==> inputs of pepper <==
// rv32i
module rv32i (
    input clk,
    rst_n,
    input [32-1:0] instr,
    input [32-1:0] readdata,
    output reg [32-1:0] pc,
    output [32-1:0] adrdata,
    output [32-1:0] writedata,
    output we,
    output ecall
);
  reg [32-1:0] pcplus4D;
  wire [32-1:0] pcplus4;
  reg [32-1:0] pcBranchMissed;
  reg [32-1:0] instrD;
  wire stall;
  wire btakenD;
  wire bra_op;
  assign pcplus4 = pc + 4;
  wire pre_bra_op;
  wire [32-1:0] pcbranch;
  wire branchMiss;
  reg [1:0] bra_history[0:31];
  wire [4:0] bra_history_address;
  reg [4:0] bra_history_addressD;
  wire [12:0] imm_bF;
  wire [2:0] funct3F;
  wire [6:0] funct7F;
  wire [7-1:0] opcodeF;
  wire [5-1:0] rs1F, rs2F, rdF;
  wire [19:0] sextF;
  assign {funct7F, rs2F, rs1F, funct3F, rdF, opcodeF} = instr;
  assign sextF = {20{instr[31]}};
  assign imm_bF = {funct7F[6], rdF[0], funct7F[5:0], rdF[4:1], 1'b0};
  assign pre_bra_op = (opcodeF == 7'b1100011);
  assign pcbranch = pcplus4 + {sextF[18:0], imm_bF};
  assign bra_history_address = pc[6:2];
  wire bra_history_now;
  assign bra_history_now = bra_history[bra_history_address][1];
  always @(posedge clk or negedge rst_n) begin
    if (!rst_n) instrD <= 0;
    else if (!stall & branchMiss & bra_op) instrD <= 32'b0000000000000000000000000_0110011;
    else if (!stall) instrD <= instr;
  end
  integer i;
  always @(posedge clk or negedge rst_n) begin
    if (!rst_n) begin
      pc <= 0;
      pcBranchMissed <= 0;
      bra_history_addressD <= 0;
    end else if (!stall & branchMiss & bra_op) pc <= pcBranchMissed;
    else if (!stall & pre_bra_op & bra_history_now) begin
      pc <= pcbranch;
      pcBranchMissed <= pcplus4;
      bra_history_addressD <= bra_history_address;
    end else if (!stall & pre_bra_op & !bra_history_now) begin
      pc <= pcplus4;
      pcBranchMissed <= pcbranch;
      bra_history_addressD <= bra_history_address;
    end else if (!stall & branchMiss & bra_op) pc <= pcBranchMissed;
    else if (!stall) pc <= pcplus4;
  end
  always @(posedge clk or negedge rst_n) begin
    if (!rst_n) begin
      for (i = 0; i < 32; i = i + 1) begin
        bra_history[i] <= 2'b10;
      end
    end else if (!stall & bra_op & btakenD & bra_history[bra_history_addressD] != 2'b11)
      bra_history[bra_history_addressD] <= bra_history[bra_history_addressD] + 1;
  ...
Settings: LEC_CHECK=0, CAP_MARGIN=40, CORE_MARGIN=2, CORE_UTILIZATION=58, SLEW_MARGIN=40; clock period 7.91 ns.
run.sh (not shown) runs the stock make flow with config.mk's settings and CLKGATE_MAP_FILE=.
==> inputs of yarrow, as changes to pepper <==
CORE_UTILIZATION = 72   (was 58)
CTS_CLUSTER_DIAMETER = 390   (was default)
CTS_CLUSTER_SIZE = 93   (was default)
PLACE_DENSITY = 0.4   (was default)
SETUP_SLACK_MARGIN = -0.59   (was default)
==> flow/constraint.sdc (replaced) <==
create_clock -name core_clock -period 6.33 [get_ports {clk}]
set_input_delay 1.2660 -clock core_clock [delete_from_list [all_inputs] [get_ports {clk}]]
set_output_delay 1.2660 -clock core_clock [all_outputs]
set_load 0.01 [all_outputs]
==> comparison table <==
quantity	yarrow	pepper
RePlAce Congestion	1.10	1.06
DP Cell Count	7,864	8,133
Die boundary width	340 um	379 um
Proportion of netlist area held by the largest area contributor	0.377	0.377
Placeable core region	112,000 um2	140,000 um2
Mux contribution to synthesized area	0.221	0.221
Compound-Gate Fraction of Synth Area	0.104	0.104
Number of levels the H-tree was split into	1	4
HPWL Detailed	243 mm	206 mm
Net count entering floorplan	6,428	6,428
Result of the run	aborted with a tool error	finished with violations
Failing step	global routing	-
Violated checks	-	negative setup slack
Post-synth cell types	95	95
TritonCTS Buffers	19	158
Count of input and output buffers	163	163
Die Ht	340 um	379 um
Yosys Chip Area	81,500 um2	81,500 um2
Sequential element share of the synthesized area	0.520	0.520
Post_cts resized	109	66
Total Die Area	116,000 um2	143,000 um2
Setup WS pre-CTS	-2.71 ns	-1.45 ns
Dpl cell area	88,100 um2	87,600 um2
Row count	123	137
Effective utilization at floorplan	0.725	0.584
Post-CTS setup repair buffer count	65	49
